==> 05-22 <==
Design calc_top, start of the top module:
module calc_top (
   input              clk,
   input              rst,
   input      [15:0]  data_x,
   input      [1:0]   KEY,
   input      [6:0]   SW,
   output     [7:0]   HEX0,
   output     [7:0]   HEX1,
   output     [7:0]   HEX2,
   output     [7:0]   HEX3,
   output     [7:0]   HEX4,
   output     [7:0]   HEX5,
   output     [1:0]   LEDR
   );
clock: 21.6 ns
lec_check: 0
abc_area: 1
cap_margin: 20
core_margin: 2
core_utilization: 71
cts_cluster_size: 13
place_density_lb_addon: 0.27
setup_slack_margin: -0.04
slew_margin: 20
run.sh (not shown) runs the stock make flow with config.mk's settings and CLKGATE_MAP_FILE=.
==> 01-15: changes against 05-22 <==
Settings changed: CAP_MARGIN 20 to 15, CORE_UTILIZATION 71 to 70, CTS_CLUSTER_SIZE 13 to 40, PLACE_DENSITY_LB_ADDON 0.27 to not set, SETUP_SLACK_MARGIN -0.04 to 4.55.
==> flow/constraint.sdc (replaced) <==
create_clock -name core_clock -period 15.9 [get_ports {clk}]
set_input_delay 3.1800 -clock core_clock [delete_from_list [all_inputs] [get_ports {clk}]]
set_output_delay 3.1800 -clock core_clock [all_outputs]
set_load 0.01 [all_outputs]
==> 05-08: changes against 05-22 <==
Settings changed: ABC_AREA 1 to not set, CAP_MARGIN 20 to 30, CELL_PAD_IN_SITES_DETAIL_PLACEMENT set to 1, CELL_PAD_IN_SITES_GLOBAL_PLACEMENT set to 3, CORE_MARGIN 2 to 8, CORE_UTILIZATION 71 to 53, CTS_CLUSTER_SIZE 13 to not set, GPL_ROUTABILITY_DRIVEN set to 0, GPL_TIMING_DRIVEN set to 0, PLACE_DENSITY set to 0.76, PLACE_DENSITY_LB_ADDON 0.27 to not set, SETUP_SLACK_MARGIN -0.04 to not set.
==> flow/constraint.sdc (replaced) <==
create_clock -name core_clock -period 34.5 [get_ports {clk}]
set_input_delay 6.9000 -clock core_clock [delete_from_list [all_inputs] [get_ports {clk}]]
set_output_delay 6.9000 -clock core_clock [all_outputs]
set_load 0.01 [all_outputs]
==> 10-04: changes against 05-22 <==
Settings changed: ABC_AREA 1 to 0, CAP_MARGIN 20 to 40, CELL_PAD_IN_SITES_DETAIL_PLACEMENT set to 2, CORE_MARGIN 2 to 8, CORE_UTILIZATION 71 to 22, CTS_CLUSTER_SIZE 13 to 59, GPL_ROUTABILITY_DRIVEN set to 0, MAX_ROUTING_LAYER set to met4, PLACE_DENSITY_LB_ADDON 0.27 to 0.24, SETUP_SLACK_MARGIN -0.04 to not set, SLEW_MARGIN 20 to 40.
==> flow/constraint.sdc (replaced) <==
create_clock -name core_clock -period 39.2 [get_ports {clk}]
set_input_delay 7.8400 -clock core_clock [delete_from_list [all_inputs] [get_ports {clk}]]
set_output_delay 7.8400 -clock core_clock [all_outputs]
set_load 0.01 [all_outputs]
==> summary of the runs <==
01-15 aborted during 5_1_grt with GRT-0232. 05-22 produced a layout that fails on setup timing. 05-08 passed the timing, DRC and antenna checks. 10-04 completed without violations.
Wire length, lowest first: 10-04, 05-08, 05-22.
Power, lowest first: 10-04, 05-08, 05-22.
Flip-flop count is the same in 05-08 and 05-22.
Against 10-04, the register-to-register slack of 05-08 is lower by 5.0 ns.
The highest clock power belongs to 05-22, the lowest to 10-04.
The lowest worst setup slack belongs to 05-22, the highest to 10-04.
Critical path depth, lowest first: 05-08, 10-04, 05-22.
The highest die area belongs to 10-04, the lowest to 05-22.

---

==> 07-06: inputs <==
calc_top again, from the RTL that the note above started with.
clock: 20.9 ns
lec_check: 0
abc_area: 1
cap_margin: 20
core_margin: 2
core_utilization: 72
cts_cluster_diameter: 52
cts_cluster_size: 74
place_density: 0.35
setup_slack_margin: -0.04
slew_margin: 20
==> 06-17: changes against 07-06 <==
ABC_AREA = unset   (was 1)
CORE_UTILIZATION = 15   (was 72)
CTS_CLUSTER_DIAMETER = unset   (was 52)
CTS_CLUSTER_SIZE = unset   (was 74)
PLACE_DENSITY = unset   (was 0.35)
SETUP_SLACK_MARGIN = unset   (was -0.04)
==> flow/constraint.sdc (replaced) <==
create_clock -name core_clock -period 44.0 [get_ports {clk}]
set_input_delay 8.8000 -clock core_clock [delete_from_list [all_inputs] [get_ports {clk}]]
set_output_delay 8.8000 -clock core_clock [all_outputs]
set_load 0.01 [all_outputs]
==> 10-07: changes against 07-06 <==
ABC_AREA = unset   (was 1)
CORE_UTILIZATION = 61   (was 72)
CTS_CLUSTER_DIAMETER = 136   (was 52)
CTS_CLUSTER_SIZE = 28   (was 74)
GPL_ROUTABILITY_DRIVEN = 1   (was unset)
MIN_ROUTING_LAYER = met1   (was unset)
PLACE_DENSITY = unset   (was 0.35)
PLACE_DENSITY_LB_ADDON = 0.18   (was unset)
SETUP_SLACK_MARGIN = 5.0   (was -0.04)
TNS_END_PERCENT = 75   (was unset)
==> flow/constraint.sdc (replaced) <==
create_clock -name core_clock -period 42.0 [get_ports {clk}]
set_input_delay 8.4000 -clock core_clock [delete_from_list [all_inputs] [get_ports {clk}]]
set_output_delay 8.4000 -clock core_clock [all_outputs]
set_load 0.01 [all_outputs]
==> 09-25: changes against 07-06 <==
ABC_AREA = unset   (was 1)
CAP_MARGIN = 30   (was 20)
CELL_PAD_IN_SITES_DETAIL_PLACEMENT = 2   (was unset)
CELL_PAD_IN_SITES_GLOBAL_PLACEMENT = 1   (was unset)
CORE_ASPECT_RATIO = 1.48   (was unset)
CORE_MARGIN = 8   (was 2)
CORE_UTILIZATION = 53   (was 72)
CTS_CLUSTER_DIAMETER = 142   (was 52)
CTS_CLUSTER_SIZE = 53   (was 74)
GPL_ROUTABILITY_DRIVEN = 0   (was unset)
GPL_TIMING_DRIVEN = 1   (was unset)
MIN_ROUTING_LAYER = met2   (was unset)
PLACE_DENSITY = 0.76   (was 0.35)
SETUP_SLACK_MARGIN = unset   (was -0.04)
SLEW_MARGIN = 0   (was 20)
==> flow/constraint.sdc (replaced) <==
create_clock -name core_clock -period 17.7 [get_ports {clk}]
set_input_delay 3.5400 -clock core_clock [delete_from_list [all_inputs] [get_ports {clk}]]
set_output_delay 3.5400 -clock core_clock [all_outputs]
set_load 0.01 [all_outputs]
==> metrics.cfg <==
[status]
status=complete, no violations

[clocking]
cts_made_buffers=13
holdBufCountCts=0
htreeDepth=1

[placed_design]
place_ws_ns=11.21

[global_routing]
grt_util_met1_pct=36.6

[synthesis]
top_cell_area_share_pct=41.6
top_cells_by_count=edfxtp_1, fa_1, inv_1, ha_1, nor2_1
yosysMostFrequentCell=edfxtp_1

# the run above: 10-07

==> metrics.cfg <==
[status]
status=stopped before the end
error_line=[ERROR DPL-0033] detailed placement checks failed during check placement.
stop_stage=3_5_place_dp

[synthesis]
compound_area_share_pct=10.8
xor_area_share_pct=2.73
yosysMostFrequentCell=edfxtp_1
top_cells_by_count=edfxtp_1, fa_1, inv_1, ha_1, nor2_1
top_cell_area_share_pct=41.6

# the run above: 09-25

==> metrics.cfg <==
[placed_design]
place_ws_ns=12.47

[global_routing]
grt_util_met1_pct=8.43

[clocking]
cts_made_buffers=27
holdBufCountCts=0
htreeDepth=1

[timing]
finalSetupViolations=0

[status]
status=complete, no violations

# the run above: 06-17

==> metrics.cfg <==
[status]
status=stopped before the end
error_line=[ERROR GRT-0232] Routing congestion too high. Check the congestion heatmap in the GUI.
stop_stage=5_1_grt

[clocking]
cts_made_buffers=26
holdBufCountCts=0
htreeDepth=1

[synthesis]
yosysMostFrequentCell=nand2_1

[placed_design]
place_ws_ns=-1.76

[global_routing]
grt_util_met1_pct=72.1

# the run above: 07-06


---

==> inputs of run X <==
Starting RTL as in the previous note.
Settings: LEC_CHECK=0, CAP_MARGIN=20, CELL_PAD_IN_SITES_DETAIL_PLACEMENT=0, CORE_MARGIN=2, CORE_UTILIZATION=40, CTS_CLUSTER_SIZE=88, GPL_TIMING_DRIVEN=0, HOLD_SLACK_MARGIN=-0.02, MAX_ROUTING_LAYER=met4, MIN_ROUTING_LAYER=met2, SLEW_MARGIN=20, TNS_END_PERCENT=85; clock period 41.0 ns.
==> run Z: changes against run X <==
ABC_AREA = 1   (was default)
CAP_MARGIN = 15   (was 20)
CELL_PAD_IN_SITES_DETAIL_PLACEMENT = default   (was 0)
CORE_UTILIZATION = 68   (was 40)
CTS_CLUSTER_SIZE = default   (was 88)
GPL_TIMING_DRIVEN = default   (was 0)
HOLD_SLACK_MARGIN = default   (was -0.02)
MAX_ROUTING_LAYER = default   (was met4)
MIN_ROUTING_LAYER = default   (was met2)
SETUP_SLACK_MARGIN = 4.57   (was default)
TNS_END_PERCENT = 5   (was 85)
==> flow/constraint.sdc (replaced) <==
create_clock -name core_clock -period 15.9 [get_ports {clk}]
set_input_delay 3.1800 -clock core_clock [delete_from_list [all_inputs] [get_ports {clk}]]
set_output_delay 3.1800 -clock core_clock [all_outputs]
set_load 0.01 [all_outputs]
==> run C: changes against run X <==
CELL_PAD_IN_SITES_DETAIL_PLACEMENT = default   (was 0)
CTS_CLUSTER_SIZE = default   (was 88)
GPL_TIMING_DRIVEN = default   (was 0)
HOLD_SLACK_MARGIN = default   (was -0.02)
MAX_ROUTING_LAYER = default   (was met4)
MIN_ROUTING_LAYER = default   (was met2)
TNS_END_PERCENT = default   (was 85)
==> flow/constraint.sdc (replaced) <==
create_clock -name core_clock -period 27.2 [get_ports {clk}]
set_input_delay 5.4400 -clock core_clock [delete_from_list [all_inputs] [get_ports {clk}]]
set_output_delay 5.4400 -clock core_clock [all_outputs]
set_load 0.01 [all_outputs]
==> run A: changes against run X <==
ABC_AREA = 1   (was default)
CELL_PAD_IN_SITES_DETAIL_PLACEMENT = default   (was 0)
CORE_UTILIZATION = 71   (was 40)
CTS_CLUSTER_DIAMETER = 380   (was default)
CTS_CLUSTER_SIZE = 13   (was 88)
GPL_TIMING_DRIVEN = default   (was 0)
HOLD_SLACK_MARGIN = default   (was -0.02)
MAX_ROUTING_LAYER = default   (was met4)
MIN_ROUTING_LAYER = default   (was met2)
PLACE_DENSITY_LB_ADDON = 0.12   (was default)
SETUP_SLACK_MARGIN = -0.04   (was default)
TNS_END_PERCENT = default   (was 85)
==> flow/constraint.sdc (replaced) <==
create_clock -name core_clock -period 20.5 [get_ports {clk}]
set_input_delay 4.1000 -clock core_clock [delete_from_list [all_inputs] [get_ports {clk}]]
set_output_delay 4.1000 -clock core_clock [all_outputs]
set_load 0.01 [all_outputs]
==> comparison <==
Run C completed without violations. Run A completed, yet does not pass: setup timing. Run X went through all stages and came out clean. Run Z completed, yet does not pass: setup timing.
Sequential power: run X < run C < run A < run Z.
Synthesized cell count is the same in run A and run Z.
In sequential cell count, run C and run Z do not differ.
The lowest combinational power belongs to run X, the highest to run Z.
Wire length, lowest first: run C, run X, run Z, run A.
Critical path depth: run Z is higher than run A (2).
The highest global-route usage belongs to run A, the lowest to run C.
Worst setup slack: run Z < run A < run C < run X.
Die size is the same in run X and run C.
In area after synthesis, run X and run C do not differ.
Cell count, highest first: run Z, run X, run C, run A.
==> figures <==
item                                                                                           run A                              run Z                              run X                              run C
Result of the run                                                         complete, but fails checks         complete, but fails checks            complete, no violations            complete, no violations
Layout check failures                                                                   setup timing                       setup timing                                  -                                  -
Comb pwr                                                                                    0.502 mW                           0.634 mW                           0.178 mW                           0.293 mW
Hold EP                                                            my_cal.my_edge2.rising_transition  my_cal.my_edge1.rising_transition  my_cal.my_edge1.rising_transition  my_cal.my_edge2.rising_transition
Area of the core                                                                           23400 µm²                          24300 µm²                          43300 µm²                          43300 µm²
Placed insts                                                                                    1926                               1958                               1991                               1955
Utilization of the core after routing                                                          88.1%                              87.5%                              46.4%                              46.7%
Tool warnings                                                                                     62                                 64                                 59                                 61
Non-filler instance count after layout                                                          2006                               2069                               2045                               2020
Xor/xnor share                                                                                 1.25%                              1.25%                              2.73%                              2.73%
Total via count in the routed design                                                           13000                              12800                              14600                              10700
Fraction of synthesized cell area taken by the top area cell type                              43.5%                              43.5%                              41.6%                              41.6%
Chip area line of the yosys report                                                         16800 µm²                          16800 µm²                          17600 µm²                          17600 µm²
Clock net power                                                                             0.430 mW                           0.741 mW                           0.252 mW                           0.401 mW
Number of ordinary inverters in the final layout                                                 231                                231                                127                                127
Sequential share of power                                                                      39.1%                              35.9%                              41.0%                              39.4%
Global Route met1 Usage                                                                        46.0%                              40.5%                                 0%                              23.5%
Cell row count                                                                                    56                                 57                                 76                                 76
Die Footprint                                                                              25000 µm²                          26100 µm²                          45800 µm²                          45800 µm²
Sum of buffers and inverters on the critical path                                                 10                                  9                                  6                                 10
Count of inserted antenna diode cells                                                              0                                  1                                  1                                  0
Cell with the largest stage delay on the worst path                            sky130_fd_sc_hd__fa_2              sky130_fd_sc_hd__fa_2          sky130_fd_sc_hd__a211oi_1              sky130_fd_sc_hd__fa_1
Met1 Wirelength                                                                             16200 µm                           16200 µm                               0 µm                           16900 µm
Initial antenna violation count                                                                    0                                  2                                  0                                  0
Power figures rest on the tool's default switching activity, not on a simulated workload.
